Setup of run 1:
## testSlave
module testSlave(input clk, input reset,
    input  S_AXI_RREADY,
    output S_AXI_RVALID,
    output[5:0] S_AXI_RID,
    output[31:0] S_AXI_RDATA,
    output[1:0] S_AXI_RRESP,
    output S_AXI_RLAST,
    output S_AXI_ARREADY,
    input  S_AXI_ARVALID,
    input [5:0] S_AXI_ARID,
    input [5:0] S_AXI_ARADDR,
    input [7:0] S_AXI_ARLEN,
    input [2:0] S_AXI_ARSIZE,
    input [1:0] S_AXI_ARBURST,
    output S_AXI_WREADY,
    input  S_AXI_WVALID,
    input [31:0] S_AXI_WDATA,
    input [3:0] S_AXI_WSTRB,
    input  S_AXI_WLAST,
    output S_AXI_AWREADY,
    input  S_AXI_AWVALID,
    input [5:0] S_AXI_AWID,
    input [5:0] S_AXI_AWADDR,
    input [7:0] S_AXI_AWLEN,
    input [2:0] S_AXI_AWSIZE,
    input [1:0] S_AXI_AWBURST,
    input  S_AXI_BREADY,
    output S_AXI_BVALID,
    output[5:0] S_AXI_BID,
    output[1:0] S_AXI_BRESP
);
==> flow/config.mk <==
export PLATFORM = sky130hd
export DESIGN_NAME = testSlave
export DESIGN_NICKNAME = testSlave
export VERILOG_FILES = /design/flow/design.v
export SDC_FILE = /design/flow/constraint.sdc
export NUM_CORES = 4
export LEC_CHECK = 0
export ABC_AREA = 1
export CAP_MARGIN = 40
export CORE_MARGIN = 2
export CORE_UTILIZATION = 72
export CTS_CLUSTER_DIAMETER = 275
export CTS_CLUSTER_SIZE = 10
export PLACE_DENSITY_LB_ADDON = 0.09
export SETUP_SLACK_MARGIN = 0.54
export SLEW_MARGIN = 20
==> flow/constraint.sdc <==
create_clock -name core_clock -period 1.85 [get_ports {clk}]
set_input_delay 0.3700 -clock core_clock [delete_from_list [all_inputs] [get_ports {clk}]]
set_output_delay 0.3700 -clock core_clock [all_outputs]
set_load 0.01 [all_outputs]
run.sh (not shown) runs the stock make flow with config.mk's settings and CLKGATE_MAP_FILE=.
Run 1: it failed with a tool error in global routing, so there are no final results.
> inputs changed (run 1 -> run 2)
Settings: removing ABC_AREA (formerly 1); removing CTS_CLUSTER_DIAMETER (formerly 275); changing CORE_UTILIZATION from 72 to 69; changing CTS_CLUSTER_SIZE from 10 to 37; changing SETUP_SLACK_MARGIN from 0.54 to 0.4; removing PLACE_DENSITY_LB_ADDON (formerly 0.09); changing the clock period (ns, I/O delays scaled along) from 1.85 to 1.67.
Run 2: flow complete, layout not clean; failing: setup timing. Run 2 does worse than run 1 on worst setup slack after placement. Summary of run 2 over run 1: portion of the post-synthesis area used by sequential elements fell by 0.37 points; share of synthesized area spent on multiplexers stayed essentially flat; and-or/or-and share of the synthesized area rose by 3.0 points; total die size rose by about 5%; pre-placement core utilization fell by 3.5 points. Delta (run 2 minus run 1): number of cells upsized or downsized after cts lost 247; simple-gate share of the synthesized area went down 0.35 points; area after synthesis has increased.
Setup changes, run 2 to run 3
Settings: CAP_MARGIN now 5, was 40; CORE_UTILIZATION now 72, was 69; the clock period (ns, I/O delays scaled along) now 2.39, was 1.67.
Notes after the runs:
- Layout checks on run 3: not met. Flow itself completed; violations: setup timing.
- Run 2 and run 3 ended up with roughly the same static leakage power.
- Delta (run 3 minus run 2): global routing usage on met2 moved up, total area of sequential cells level, buffering stage count on the worst path with inverters included moved down.
The following lists how run 4 was set up differently from run 3:
Settings: clearing CTS_CLUSTER_SIZE, which used to be 37; clearing SETUP_SLACK_MARGIN, which used to be 0.4; putting PLACE_DENSITY at 0.6 where nothing was set; swapping 5 for 20 in CAP_MARGIN; swapping 72 for 40 in CORE_UTILIZATION; swapping 2.39 for 3.6 in the clock period (ns, I/O delays scaled along).
### Flow results
- Every stage of the flow completed for run 4, and the final layout passed the timing, design-rule and antenna checks.
- Switching portion of total power ended up 1.2 points lower on run 4 than on run 3.
- Run 3 ended up with axi_awaddr[2] as its launching element of the worst setup path; run 4 ended up with axi_arv_arr_flag.
- Run 3 leaves less setup margin than run 4.
- Higher post-route setup TNS was reported by run 4, not run 3.
[inputs] run 5 vs run 4
Settings: CORE_UTILIZATION: 40 -> 70; CTS_CLUSTER_DIAMETER: unset -> 275; ABC_AREA: unset -> 1; the clock period (ns, I/O delays scaled along): 3.6 -> 2.41.
Notes after the runs:
Relative to run 4, the total clock buffers created by CTS measured on run 5 has decreased by a few percent.
Run 5 was carried through to the last stage, and its layout satisfied the timing, design-rule and antenna checks.
For number of distinct library cell variants in the gate-level netlist after synthesis, dividing the value from run 5 by the value from run 4 gives 0.64.
Final cell count in run 5 is 5.1% above run 4.
Of run 5 and run 4, it is run 5 that has the higher core utilization.
Run 5 vs. run 4: total of buffers placed on input and output ports held steady; sequential fraction of total cell area has remained practically unchanged; minimum setup slack after placement decreased by 0.38 ns relative to the old numbers; final clock period utilization by the worst path up 14 points.
Between run 4 and run 5, the difference in final instance area is negligible.

========
Setup of JK:
Starting RTL as in the previous note.
==> flow/design.v (excerpt) <==
module testSlave(input clk, input reset,
    input  S_AXI_RREADY,
    output S_AXI_RVALID,
    output[5:0] S_AXI_RID,
    output[31:0] S_AXI_RDATA,
    output[1:0] S_AXI_RRESP,
    output S_AXI_RLAST,
    output S_AXI_ARREADY,
    input  S_AXI_ARVALID,
    input [5:0] S_AXI_ARID,
    input [5:0] S_AXI_ARADDR,
    input [7:0] S_AXI_ARLEN,
    input [2:0] S_AXI_ARSIZE,
    input [1:0] S_AXI_ARBURST,
    output S_AXI_WREADY,
    input  S_AXI_WVALID,
    input [31:0] S_AXI_WDATA,
    input [3:0] S_AXI_WSTRB,
    input  S_AXI_WLAST,
    output S_AXI_AWREADY,
    input  S_AXI_AWVALID,
    input [5:0] S_AXI_AWID,
    input [5:0] S_AXI_AWADDR,
    input [7:0] S_AXI_AWLEN,
    input [2:0] S_AXI_AWSIZE,
    input [1:0] S_AXI_AWBURST,
    input  S_AXI_BREADY,
    output S_AXI_BVALID,
    output[5:0] S_AXI_BID,
    output[1:0] S_AXI_BRESP
);
export LEC_CHECK = 0
export CAP_MARGIN = 40
export CORE_ASPECT_RATIO = 1.58
export CORE_MARGIN = 2
export CORE_UTILIZATION = 72
export CTS_CLUSTER_DIAMETER = 58
export CTS_CLUSTER_SIZE = 41
export PLACE_DENSITY = 0.65
export SETUP_SLACK_MARGIN = -0.2
export SLEW_MARGIN = 20
create_clock -name core_clock -period 2.1 [get_ports {clk}]
Ran to the end and failed final checks on setup timing: JK.
--- input diff JK..MS ---
==> flow/config.mk <==
export PLATFORM = sky130hd
export DESIGN_NAME = testSlave
export DESIGN_NICKNAME = testSlave
export VERILOG_FILES = /design/flow/design.v
export SDC_FILE = /design/flow/constraint.sdc
export NUM_CORES = 4
export LEC_CHECK = 0
export CAP_MARGIN = 20
export CORE_MARGIN = 2
export CORE_UTILIZATION = 58
export SLEW_MARGIN = 20
==> flow/constraint.sdc <==
create_clock -name core_clock -period 1.98 [get_ports {clk}]
set_input_delay 0.3960 -clock core_clock [delete_from_list [all_inputs] [get_ports {clk}]]
set_output_delay 0.3960 -clock core_clock [all_outputs]
set_load 0.01 [all_outputs]
### Flow results
The area added between synthesis and finish of MS is higher than that of JK.
Against JK as the reference, MS delivers a lower required time at the endpoint of the critical path.
When the final numbers for MS and JK were put side by side, the count of H-tree levels built during CTS turned out to be greater in MS.
Higher floorplan-stage core utilization among MS and JK: JK
Every stage of MS finished as expected; the final checks, on the other hand, flagged setup timing, which means the layout fails.
Here is what was changed in the inputs of AL compared with MS.
-- flow/config.mk --
<<< MS, line 9
export CORE_MARGIN = 2
export CORE_UTILIZATION = 58
export SLEW_MARGIN = 20
>>> AL, line 9
export CORE_MARGIN = 2
export CORE_UTILIZATION = 72
export CTS_CLUSTER_DIAMETER = 394
export PLACE_DENSITY = 0.6
export SLEW_MARGIN = 20
==> flow/constraint.sdc <==
create_clock -name core_clock -period 2.05 [get_ports {clk}]
set_input_delay 0.4100 -clock core_clock [delete_from_list [all_inputs] [get_ports {clk}]]
set_output_delay 0.4100 -clock core_clock [all_outputs]
set_load 0.01 [all_outputs]
### Flow results
STATUS run=AL STAGES=ALL_DONE FINAL_CHECKS=FAILED CAUSE=setup timing. Changes observed in AL relative to MS: post-layout instance count excluding filler cells decreased 2.4%, final critical delay including setup and external delays climbed 0.42 ns. NOTE overall die width MS->AL decreased by more than 10%. Layout overhead on the synthesized area: AL vs MS up 5.0 points. Going from MS to AL, met2 usage +24 points, net switching power figure +12%.

========
## v31
testSlave again, from the RTL that the note above started with.
## testSlave
module testSlave(input clk, input reset,
    input  S_AXI_RREADY,
    output S_AXI_RVALID,
    output[5:0] S_AXI_RID,
    output[31:0] S_AXI_RDATA,
    output[1:0] S_AXI_RRESP,
    output S_AXI_RLAST,
    output S_AXI_ARREADY,
    input  S_AXI_ARVALID,
    input [5:0] S_AXI_ARID,
    input [5:0] S_AXI_ARADDR,
    input [7:0] S_AXI_ARLEN,
    input [2:0] S_AXI_ARSIZE,
    input [1:0] S_AXI_ARBURST,
    output S_AXI_WREADY,
    input  S_AXI_WVALID,
    input [31:0] S_AXI_WDATA,
    input [3:0] S_AXI_WSTRB,
    input  S_AXI_WLAST,
    output S_AXI_AWREADY,
    input  S_AXI_AWVALID,
    input [5:0] S_AXI_AWID,
    input [5:0] S_AXI_AWADDR,
    input [7:0] S_AXI_AWLEN,
    input [2:0] S_AXI_AWSIZE,
    input [1:0] S_AXI_AWBURST,
    input  S_AXI_BREADY,
    output S_AXI_BVALID,
    output[5:0] S_AXI_BID,
    output[1:0] S_AXI_BRESP
);
  reg [1:0] axi_bresp;
  wire[1:0] T0;
  wire[1:0] T1;
  wire T2;
  wire T3;
  wire T4;
  wire T5;
  wire T6;
  reg  axi_bvalid;
  wire T7;
  wire T8;
  wire T9;
  wire T10;
  wire T11;
  wire T12;
  wire T13;
  wire T14;
  wire T15;
  reg  axi_wready;
  wire T16;
  wire T17;
  wire T18;
  wire T19;
  wire T20;
  wire T21;
  wire T22;
  wire T23;
  wire T24;
  wire T25;
  wire T26;
  wire T27;
  wire T28;
  reg  axi_awv_awr_flag;
  wire T29;
  wire T30;
  wire T31;
  wire T32;
  wire T33;
  wire T34;
  wire T35;
  reg  axi_arv_arr_flag;
  wire T36;
  wire T37;
  wire T38;
  wire T39;
  wire T40;
  wire T41;
  wire T42;
  wire T43;
  wire T44;
  wire T45;
  wire T46;
  reg  axi_arready;
  wire T47;
  wire T48;
  wire T49;
  wire T50;
  wire T51;
  wire T52;
  wire T53;
  wire T54;
  reg [7:0] axi_arlen;
  wire[7:0] T55;
  wire[7:0] T56;
  wire T57;
  wire T58;
  wire T59;
  wire T60;
  wire T61;
  wire T62;
  wire T63;
  reg [7:0] axi_arlen_cntr;
  wire[7:0] T64;
  wire[7:0] T65;
  wire[7:0] T66;
  wire[7:0] T67;
  wire T68;
  wire T69;
  wire T70;
  wire T71;
  reg  axi_rvalid;
  wire T72;
  wire T73;
  wire T74;
  wire T75;
  wire T76;
  wire T77;
  wire T78;
  wire T79;
  wire T80;
  wire T81;
  wire T82;
  wire T83;
  wire T84;
  wire T85;
  wire T86;
  wire T87;
  wire T88;
  wire T89;
  wire T90;
  wire T91;
  wire T92;
  wire T93;
  ...
make LEC_CHECK=0 CAP_MARGIN=15 CELL_PAD_IN_SITES_DETAIL_PLACEMENT=0 CORE_ASPECT_RATIO=1.31 CORE_MARGIN=2 CORE_UTILIZATION=18 CTS_CLUSTER_DIAMETER=64 MAX_ROUTING_LAYER=met4 PLACE_DENSITY=0.44 SLEW_MARGIN=35 TNS_END_PERCENT=40 finish   # period 2.54 ns
v31 ended with every stage complete and zero timing, DRC or antenna violations.
diff inputs: v31 => v13
# v31
export LEC_CHECK = 0
export CAP_MARGIN = 15
export CELL_PAD_IN_SITES_DETAIL_PLACEMENT = 0
export CORE_ASPECT_RATIO = 1.31
export CORE_MARGIN = 2
export CORE_UTILIZATION = 18
export CTS_CLUSTER_DIAMETER = 64
export MAX_ROUTING_LAYER = met4
export PLACE_DENSITY = 0.44
export SLEW_MARGIN = 35
export TNS_END_PERCENT = 40
create_clock -name core_clock -period 2.54 [get_ports {clk}]
# v13
export LEC_CHECK = 0
export CAP_MARGIN = 15
export CELL_PAD_IN_SITES_DETAIL_PLACEMENT = 0
export CORE_ASPECT_RATIO = 0.52
export CORE_MARGIN = 2
export CORE_UTILIZATION = 72
export CTS_CLUSTER_DIAMETER = 64
export CTS_CLUSTER_SIZE = 29
export MAX_ROUTING_LAYER = met4
export PLACE_DENSITY_LB_ADDON = 0.01
export SETUP_SLACK_MARGIN = 0.55
export SLEW_MARGIN = 35
export TNS_END_PERCENT = 40
create_clock -name core_clock -period 1.9 [get_ports {clk}]
v31: all stages complete, timing, DRC and antenna checks passed. In the summary table, v13 is marked failed, with error ODB-0269 raised in 5_1_grt. Lower total cell area at the placement stage goes to v13 over v31. Multiplexer area fraction after synthesis came out exactly the same in v13 and v31. Sum of net half-perimeters after detailed placement (v13 over v31): decrease, 840 um.
> inputs changed (v13 -> v20)
# v13
export LEC_CHECK = 0
export CAP_MARGIN = 15
export CELL_PAD_IN_SITES_DETAIL_PLACEMENT = 0
export CORE_ASPECT_RATIO = 0.52
export CORE_MARGIN = 2
export CORE_UTILIZATION = 72
export CTS_CLUSTER_DIAMETER = 64
export CTS_CLUSTER_SIZE = 29
export MAX_ROUTING_LAYER = met4
export PLACE_DENSITY_LB_ADDON = 0.01
export SETUP_SLACK_MARGIN = 0.55
export SLEW_MARGIN = 35
export TNS_END_PERCENT = 40
create_clock -name core_clock -period 1.9 [get_ports {clk}]
# v20
export LEC_CHECK = 0
export CAP_MARGIN = 15
export CELL_PAD_IN_SITES_DETAIL_PLACEMENT = 0
export CORE_ASPECT_RATIO = 1.31
export CORE_MARGIN = 2
export CORE_UTILIZATION = 68
export CTS_CLUSTER_DIAMETER = 64
export CTS_CLUSTER_SIZE = 18
export MAX_ROUTING_LAYER = met4
export PLACE_DENSITY_LB_ADDON = 0.01
export SETUP_SLACK_MARGIN = 0.55
export SLEW_MARGIN = 35
export TNS_END_PERCENT = 40
create_clock -name core_clock -period 1.9 [get_ports {clk}]
==> results <==
Every stage of v20 finished as expected; the final checks, on the other hand, flagged negative setup slack, which means the layout fails.
v20: post-CTS resize count 18% below v13
Comparing v13 and v20, the higher initial core utilization is on v13.
Note that the overall chip area recorded for v13 amounts to 0.947 times the value seen in v20.

========
Starting RTL as in the previous note.
clock: 2.54 ns
lec_check: 0
cap_margin: 15
cell_pad_in_sites_detail_placement: 2
core_aspect_ratio: 1.31
core_margin: 2
core_utilization: 18
cts_cluster_diameter: 64
cts_cluster_size: 71
gpl_timing_driven: 1
hold_slack_margin: 0.02
max_routing_layer: met5
place_density: 0.44
slew_margin: 40
tns_end_percent: 40
The starting point finished with timing, DRC and antenna clean.
Then changed:
CELL_PAD_IN_SITES_DETAIL_PLACEMENT = 0   (was 2)
CORE_UTILIZATION = 72   (was 18)
CTS_CLUSTER_SIZE = 18   (was 71)
GPL_TIMING_DRIVEN = default   (was 1)
HOLD_SLACK_MARGIN = default   (was 0.02)
MAX_ROUTING_LAYER = met4   (was met5)
PLACE_DENSITY = default   (was 0.44)
PLACE_DENSITY_LB_ADDON = 0.04   (was default)
SLEW_MARGIN = 35   (was 40)
clock period = 1.74 ns   (was 2.54 ns; I/O delays follow)
Effect:
- This time the run did not get past global routing (5_1_grt) (ODB-0269)
- area after synthesis is unchanged
- synthesized cell count is unchanged
- die size drops by 74%

========
== wip/ember ==
testSlave again, from the RTL that the note above started with.
Design testSlave, start of the top module:
module testSlave(input clk, input reset,
    input  S_AXI_RREADY,
    output S_AXI_RVALID,
    output[5:0] S_AXI_RID,
    output[31:0] S_AXI_RDATA,
    output[1:0] S_AXI_RRESP,
    output S_AXI_RLAST,
    output S_AXI_ARREADY,
    input  S_AXI_ARVALID,
    input [5:0] S_AXI_ARID,
    input [5:0] S_AXI_ARADDR,
    input [7:0] S_AXI_ARLEN,
    input [2:0] S_AXI_ARSIZE,
    input [1:0] S_AXI_ARBURST,
    output S_AXI_WREADY,
    input  S_AXI_WVALID,
    input [31:0] S_AXI_WDATA,
    input [3:0] S_AXI_WSTRB,
    input  S_AXI_WLAST,
    output S_AXI_AWREADY,
    input  S_AXI_AWVALID,
    input [5:0] S_AXI_AWID,
    input [5:0] S_AXI_AWADDR,
    input [7:0] S_AXI_AWLEN,
    input [2:0] S_AXI_AWSIZE,
    input [1:0] S_AXI_AWBURST,
    input  S_AXI_BREADY,
    output S_AXI_BVALID,
    output[5:0] S_AXI_BID,
    output[1:0] S_AXI_BRESP
);
==> flow/config.mk <==
export PLATFORM = sky130hd
export DESIGN_NAME = testSlave
export DESIGN_NICKNAME = testSlave
export VERILOG_FILES = /design/flow/design.v
export SDC_FILE = /design/flow/constraint.sdc
export NUM_CORES = 4
export LEC_CHECK = 0
export ABC_AREA = 1
export CAP_MARGIN = 20
export CORE_MARGIN = 2
export CORE_UTILIZATION = 72
export CTS_CLUSTER_SIZE = 42
export PLACE_DENSITY = 0.79
export SETUP_SLACK_MARGIN = 0.66
export SLEW_MARGIN = 20
==> flow/constraint.sdc <==
create_clock -name core_clock -period 2.27 [get_ports {clk}]
set_input_delay 0.4540 -clock core_clock [delete_from_list [all_inputs] [get_ports {clk}]]
set_output_delay 0.4540 -clock core_clock [all_outputs]
set_load 0.01 [all_outputs]
For wip/ember, the flow was terminated by a tool error in global routing and produced no final design.
The following lists how wip/cedar was set up differently from wip/ember:
- clearing SETUP_SLACK_MARGIN, which used to be 0.66
- swapping 0.79 for 0.65 in PLACE_DENSITY
- clearing ABC_AREA, which used to be 1
- swapping 42 for 41 in CTS_CLUSTER_SIZE
- swapping 2.27 for 1.67 in the clock period (ns, I/O delays scaled along)
[summary]
Stage in which a tool error killed wip/ember: global routing.
What the final checks of wip/cedar revealed, after a flow that finished every stage, was a layout that fails on negative setup slack.
wip/cedar vs wip/ember: final weighted congestion of routability-driven global placement down in wip/cedar
When wip/cedar is set beside wip/ember, its placement row count turns out to be 1 larger.
Between wip/cedar and wip/ember, the multiplexer fraction of the synthesized cell area figures differ only marginally.
When wip/cedar is measured against wip/ember, its placeable core area turns out about 2% higher.
Compared with wip/ember, number of distinct library cell variants in the gate-level netlist after synthesis in wip/cedar increased by more than half.
Against wip/ember, wip/cedar comes in 650 ps lower on worst setup slack before clock tree synthesis.
Synthesized area: wip/cedar vs wip/ember up 0.55%
Number of gates resized after cts: higher on wip/ember
Between wip/cedar and wip/ember, it is wip/cedar whose yosys cell count is lower, by about 20%.
Of wip/cedar and wip/ember, the run reporting the lower post-detailed-placement half-perimeter wirelength was wip/ember.
## Diff of input files: wip/garnet against wip/cedar
- CTS_CLUSTER_SIZE: 41 -> 42
- PLACE_DENSITY: 0.65 -> 0.6
- the clock period (ns, I/O delays scaled along): 1.67 -> 2.27
[summary]
- Of wip/garnet and wip/cedar, none finishes clean.
- To summarise wip/cedar: no stage aborted, but the layout did not pass its checks, failing on negative setup slack.
- wip/garnet had finished all stages when the layout checks came back failing, citing negative setup slack.
- End point of the critical path: axi_rdata[18] -> wip/cedar, axi_awaddr[2] -> wip/garnet
- Between wip/cedar and wip/garnet, the flow reports maximum vdd drop decreasing by more than a quarter.
- wip/garnet vs. wip/cedar: logic depth of the worst setup path including buffers dropped 3; maximum frequency climbed 71 MHz.
- Changes observed in wip/garnet relative to wip/cedar: total inserted antenna cells fell by 6, time the final worst path needs with I/O delays and setup fell by 500 ps.
- The final reports for wip/garnet and wip/cedar show number of buffers and inverters on the critical path lower in the former.
Power is estimated from default activity; no workload was simulated.
